Setup of the reference run:
Design ALU, start of the top module:
module ALU(
    clk,
    rst_n,
    valid,
    ready,
    mode,
    in_A,
    in_B,
    out
);
For scale: roughly 110 flip-flops, ~15000 um2 of cells after synthesis.
Settings: LEC_CHECK=0, ABC_AREA=1, CAP_MARGIN=20, CELL_PAD_IN_SITES_GLOBAL_PLACEMENT=1, CORE_MARGIN=2, CORE_UTILIZATION=40, CTS_CLUSTER_DIAMETER=275, CTS_CLUSTER_SIZE=90, MAX_ROUTING_LAYER=met4, MIN_ROUTING_LAYER=met1, SLEW_MARGIN=5, TNS_END_PERCENT=90; clock period 10.0 ns.
run.sh (not shown) runs the stock make flow with config.mk's settings and CLKGATE_MAP_FILE=.
Input changes introduced in the trial run (baseline for comparison: the reference run):
Settings: CELL_PAD_IN_SITES_GLOBAL_PLACEMENT no longer set, was 1; ABC_AREA no longer set, was 1; MIN_ROUTING_LAYER no longer set, was met1; SLEW_MARGIN now 20, was 5; TNS_END_PERCENT no longer set, was 90; MAX_ROUTING_LAYER no longer set, was met4; CTS_CLUSTER_SIZE no longer set, was 90; CTS_CLUSTER_DIAMETER no longer set, was 275; the clock period (ns, I/O delays scaled along) now 5.22, was 10.0.
==> comparison <==
- The trial run did not stop at any stage, and its layout met the timing, design-rule and antenna checks.
- The trial run has average detailed-routed wire length per instance above what the reference run had.
- Core footprint, the trial run vs the reference run: down by more than 10%
- In the reports for the reference run and the trial run, the larger layout buffering overhead excluding clock cells belongs to the trial run.
- Diff the reference run -> the trial run: combinational share of cell area +2.6 points, global-route usage -2.6 points, initial core utilization ~0 delta, maximum VDD drop +44%.
- Summary of the trial run over the reference run: wire length after detailed routing went down, power after layout saw an increase.

* * *

Setup of build 50:
ALU again, from the RTL that the note above started with.
// ALU
module ALU(
    clk,
    rst_n,
    valid,
    ready,
    mode,
    in_A,
    in_B,
    out
);
clock: 7.15 ns
lec_check: 0
abc_area: 1
cap_margin: 40
cell_pad_in_sites_detail_placement: 1
cell_pad_in_sites_global_placement: 3
core_aspect_ratio: 0.88
core_margin: 2
core_utilization: 53
cts_cluster_size: 87
gpl_routability_driven: 0
gpl_timing_driven: 1
hold_slack_margin: 0.24
max_routing_layer: met5
min_routing_layer: met1
place_density_lb_addon: 0.27
slew_margin: 0
tns_end_percent: 70
As the logs show, build 50 stopped at global placement without I/O after a tool error, so it never reached the end of the flow.
--- input diff build 50..build 27 ---
- a change of CORE_UTILIZATION from 53 to 70
- a change of CAP_MARGIN from 40 to 20
- a deleted CELL_PAD_IN_SITES_DETAIL_PLACEMENT that had been 1
- a deleted GPL_ROUTABILITY_DRIVEN that had been 0
- a deleted PLACE_DENSITY_LB_ADDON that had been 0.27
- a change of CTS_CLUSTER_SIZE from 87 to 88
- a deleted MIN_ROUTING_LAYER that had been met1
- a deleted TNS_END_PERCENT that had been 70
- a deleted HOLD_SLACK_MARGIN that had been 0.24
- a deleted MAX_ROUTING_LAYER that had been met5
- a deleted ABC_AREA that had been 1
- a deleted CELL_PAD_IN_SITES_GLOBAL_PLACEMENT that had been 3
- a change of SLEW_MARGIN from 0 to 20
- a deleted GPL_TIMING_DRIVEN that had been 1
- a deleted CORE_ASPECT_RATIO that had been 0.88
- a change of the clock period (ns, I/O delays scaled along) from 7.15 to 3.59
--- outcome ---
Build 27 did not finish; the tool stopped in global routing with error GRT-0116.
From build 50 to build 27 the numbers moved as follows: cell total in the yosys stat output went down 994; starting density of the core went up 17 points; compound-cell area share of the yosys netlist went up 16 points; area of the core went down about 36%.
Delta (build 27 minus build 50): post-synth design cell area has decreased, total cell area reported by yosys after synthesis now sits lower.
Setup changes, build 27 to build 5
- PLACE_DENSITY: unset -> 0.78
- CTS_CLUSTER_SIZE: 88 -> 36
- CORE_UTILIZATION: 70 -> 72
- HOLD_SLACK_MARGIN: unset -> -0.1
- the clock period (ns, I/O delays scaled along): 3.59 -> 3.96
- Build 5: all stages done; final checks FAILED (negative setup slack).
- Delta (build 5 minus build 27): half-perimeter wire length of the detailed placement result down 3800 um; area of the mapped netlist has remained practically unchanged; total number of placement rows moved down; number of buffers added for setup after CTS decreased 5.
#### Input delta (build 69 over build 5)
- a deleted CTS_CLUSTER_SIZE that had been 36
- a deleted PLACE_DENSITY that had been 0.78
- a change of CORE_UTILIZATION from 72 to 40
- a deleted HOLD_SLACK_MARGIN that had been -0.1
- a change of the clock period (ns, I/O delays scaled along) from 3.96 to 10.0
[summary]
- Build 69 ended with every stage complete and zero timing, DRC or antenna violations.
- Smallest setup slack after layout (lower): build 5
- ~same wire length in build 69 and build 5
- The global-route wire length before repair number comes out lower for build 69 vs build 5.
- Compared with build 5, build 69 shows a lower actual transition at the worst max-transition pin.
- Build 69 has die size above what build 5 had.
- | total design power | build 69 vs build 5 | better |
- Comparing build 69 and build 5, the higher fraction of power consumed by the clock network is on build 69.
- Build 5 was larger in final cell area than build 69.
For build 29, these inputs were changed with respect to build 69:
- an added GPL_ROUTABILITY_DRIVEN of 0
- a change of CORE_UTILIZATION from 40 to 59
- an added CTS_CLUSTER_SIZE of 98
- an added ABC_AREA of 1
- an added CTS_CLUSTER_DIAMETER of 388
- an added TNS_END_PERCENT of 10
Notes after the runs:
- Combinational power: higher on build 69
- Per the final summary, build 29 finished and its layout is clean on timing, DRC and antenna.
- Build 69 went all the way through the flow, and no timing, DRC or antenna check failed.
- The run showing the smaller non-clock buffer total of the final layout is build 29.
- Comparing the two runs side by side, build 29 comes out ahead of build 69 on setup slack after placement.
- Build 69 -> build 29: buffers plus inverters on the worst setup path delta 0, exact match
- When build 29 is measured against build 69, its share of the final layout cell area in sequential cells turns out 2.4 points lower.
- For the total length of routed met3 wires, build 29 came in about 40% higher than build 69 did.
- Compared with build 69, build 29 shows a lower adder-cell share of the synthesized area.
- Between build 29 and build 69, it is build 29 whose count of clock-buffer cells in the layout is lower, by 1.
- Of build 29 and build 69, build 69 shows the higher number of distinct library cells after synthesis, with build 29 below it.
- Wire: build 29 routes more than build 69
diff inputs: build 29 => build 12
- clearing TNS_END_PERCENT, which used to be 10
- clearing GPL_ROUTABILITY_DRIVEN, which used to be 0
- clearing ABC_AREA, which used to be 1
- clearing CTS_CLUSTER_DIAMETER, which used to be 388
- swapping 59 for 69 in CORE_UTILIZATION
- swapping 98 for 36 in CTS_CLUSTER_SIZE
- swapping 10.0 for 3.96 in the clock period (ns, I/O delays scaled along)
Results
When build 12 is set beside build 29, its yosys stat chip area turns out to be 2300 um^2 smaller.
For the register-to-register slack, build 12 came in 6.28 ns lower than build 29 did.
From the logs: build 12 reached the end of the flow and failed the layout checks with negative setup slack.
When build 12 is measured against build 29, its final cell count without fillers turns out 34% lower.
Run comparison: build 29 largest non-sequential cell family by area simple AND/OR/NAND/NOR gates; build 12 largest non-sequential cell family by area AND-OR/OR-AND gates
Power and IR drop assume default switching activity.
